// calc_mvd_cost
module calc_mvd_cost (
    input                       ap_clk,
    input                       ap_rst,
    input                       ap_start,
    input                       ap_ce,
    output logic                ap_done,
    output logic                ap_ready,
    output logic                ap_idle,
    input        [31:0]         x,
    input        [31:0]         y,
    input        [31:0]         mv_shift,
    input        [15:0]         mv_cand_0,
    input        [15:0]         mv_cand_1,
    input        [15:0]         mv_cand_2,
    input        [15:0]         mv_cand_3,
    output logic [63:0]         bitcost,
    output logic                bitcost_ap_vld,
    input        [63:0]         lambda_sqrt_integer_int64,
    input        [63:0]         lambda_sqrt_decimal_int64,
    output logic [63:0]         mvd_cost_int64,
    output logic                mvd_cost_int64_ap_vld
);
Size: about 5500 cells after synthesis, ~460 flip-flops, about 51000 um2 of cells after synthesis.
==> flow/config.mk <==
export PLATFORM = sky130hd
export DESIGN_NAME = calc_mvd_cost
export DESIGN_NICKNAME = calc_mvd_cost
export VERILOG_FILES = /design/flow/design.v
export SDC_FILE = /design/flow/constraint.sdc
export NUM_CORES = 4
export LEC_CHECK = 0
export CAP_MARGIN = 20
export CORE_MARGIN = 2
export CORE_UTILIZATION = 40
export SETUP_SLACK_MARGIN = 2.08
export SLEW_MARGIN = 20
==> flow/constraint.sdc <==
create_clock -name core_clock -period 8.14 [get_ports {ap_clk}]
set_input_delay 1.6280 -clock core_clock [delete_from_list [all_inputs] [get_ports {ap_clk}]]
set_output_delay 1.6280 -clock core_clock [all_outputs]
set_load 0.01 [all_outputs]
run.sh (not shown) runs the stock make flow with config.mk's settings and CLKGATE_MAP_FILE=.
Next try:
Settings changed: CORE_UTILIZATION 40 to 70, CTS_CLUSTER_SIZE set to 85, HOLD_SLACK_MARGIN set to -0.1, MAX_ROUTING_LAYER set to met4, SETUP_SLACK_MARGIN 2.08 to not set.
Clock period 8.14 ns to 6.8 ns, I/O delays scaled along.
=>
- The changed run aborted during global routing (ODB-0269)
- synthesized cell count stays the same
- area after synthesis stays the same
- die size fell by 42%
Next try:
Settings changed: CORE_UTILIZATION 70 to 65, CTS_CLUSTER_SIZE 85 to not set, HOLD_SLACK_MARGIN -0.1 to not set, MAX_ROUTING_LAYER met4 to not set.
Clock period 6.8 ns to 6.97 ns, I/O delays scaled along.
Effect: With this change the flow finished but fails on setup timing. Area after synthesis is unchanged. Die size climbs by 7.6%. Synthesized cell count does not change.
Next try:
Settings changed: ABC_AREA set to 1, CORE_UTILIZATION 65 to 72, CTS_CLUSTER_DIAMETER set to 95, CTS_CLUSTER_SIZE set to 74.
Clock period 6.97 ns to 5.39 ns, I/O delays scaled along.
Now the flow never finished: it broke off in global routing on GRT-0116.
Area after synthesis climbs by 4.0%.
Die area drops by about 6%.
Synthesized cell count climbs by 39%.

Setup of build 20:
Starting RTL as in the previous note.
clock: 6.56 ns
lec_check: 0
cap_margin: 20
core_margin: 2
core_utilization: 70
cts_cluster_size: 51
setup_slack_margin: 1.84
slew_margin: 20
Status(build 20) = ERROR, stage = 5_1_grt
Input-level comparison between build 32 and build 20:
Settings: a change of CTS_CLUSTER_SIZE from 51 to 85; a deleted SETUP_SLACK_MARGIN that had been 1.84; a change of CORE_UTILIZATION from 70 to 66; a change of the clock period (ns, I/O delays scaled along) from 6.56 to 6.8.
The final report for build 32 shows a completed flow and a layout that fails verification, specifically setup timing.
Initial core utilization (lower): build 32
Build 32 against build 20: TritonCTS buffer count picked up an extra 2; number of placement rows picked up an extra 3.
What build 32 reported for total half-perimeter wirelength after legalization and detailed placement has to be multiplied by 1.06 to get the figure for build 20.
The post-placement cell count number comes out lower for build 20 vs build 32.
## Diff of input files: build 59 against build 32
Settings: CTS_CLUSTER_SIZE: 85 -> 51; PLACE_DENSITY_LB_ADDON: unset -> 0.0; CORE_UTILIZATION: 66 -> 72; SETUP_SLACK_MARGIN: unset -> 1.92; the clock period (ns, I/O delays scaled along): 6.8 -> 6.56.
[summary]
Flow for build 59 halted at 5_1_grt, error code GRT-0232. From the logs: build 32 reached the end of the flow and failed the layout checks with setup timing. Changes observed in build 59 relative to build 32: worst setup slack after placement decreased 310 ps, boundary pin count essentially unchanged, vertical die dimension decreased 12 µm, area of the core region decreased 8.1%, die area decreased 0.0065 mm². | area reported by Yosys stat | build 32 vs build 59 | ≈ equal |. Compare build 59 and build 32 | post-cts sizing count lower: build 32. Reported for build 59 and build 32, post-synthesis share of cell area spent on full adders, half adders and majority gates turned out identical to the last digit. Looking at effective utilization at floorplan, build 59 sits 5.9 points higher than build 32 does. Build 59 vs build 32 on final weighted congestion in routability-driven placement: build 59 is the higher one.
What build 51 does differently from build 59 at the input level:
Settings: removing SETUP_SLACK_MARGIN (formerly 1.92); changing CTS_CLUSTER_SIZE from 51 to 85; changing CORE_UTILIZATION from 72 to 70; changing CAP_MARGIN from 20 to 5; removing PLACE_DENSITY_LB_ADDON (formerly 0.0); setting HOLD_SLACK_MARGIN to 0.29 for the first time; changing the clock period (ns, I/O delays scaled along) from 6.56 to 6.8.
Findings:
- Tool error ODB-0269 stopped build 51 during 5_1_grt; no final results.
- Total cell area at the placement stage went down slightly going from build 59 to build 51.
- The run showing the smaller HPWL after detailed placement is build 51.
- Higher weighted congestion reported at the end of routability-driven placement among build 51 and build 59: build 59
- Total cell area reported by yosys after synthesis came out exactly the same in build 51 and build 59.
diff inputs: build 51 => build 69
Settings: clearing HOLD_SLACK_MARGIN, which used to be 0.29; swapping 5 for 20 in CAP_MARGIN; clearing CTS_CLUSTER_SIZE, which used to be 85; swapping 70 for 40 in CORE_UTILIZATION; swapping 6.8 for 8.14 in the clock period (ns, I/O delays scaled along).
Both conditions hold for build 69: the flow ran to the end and the final layout passed the timing, design-rule and antenna checks.
Build 51 and build 69 ended up with roughly the same async set-or-reset flop fraction in the synthesized netlist.
Build 51 → build 69: gate count after technology mapping roughly the same; die span in x went up by 32%; CTS buffer count higher.
Per the comparison of build 69 with build 51, post-placement cell count now sits higher; placed wire-length estimate after detailed placement now sits lower; boundary pin count now sits at about the same level; area after detailed placement now sits lower; vertical die dimension now sits higher.
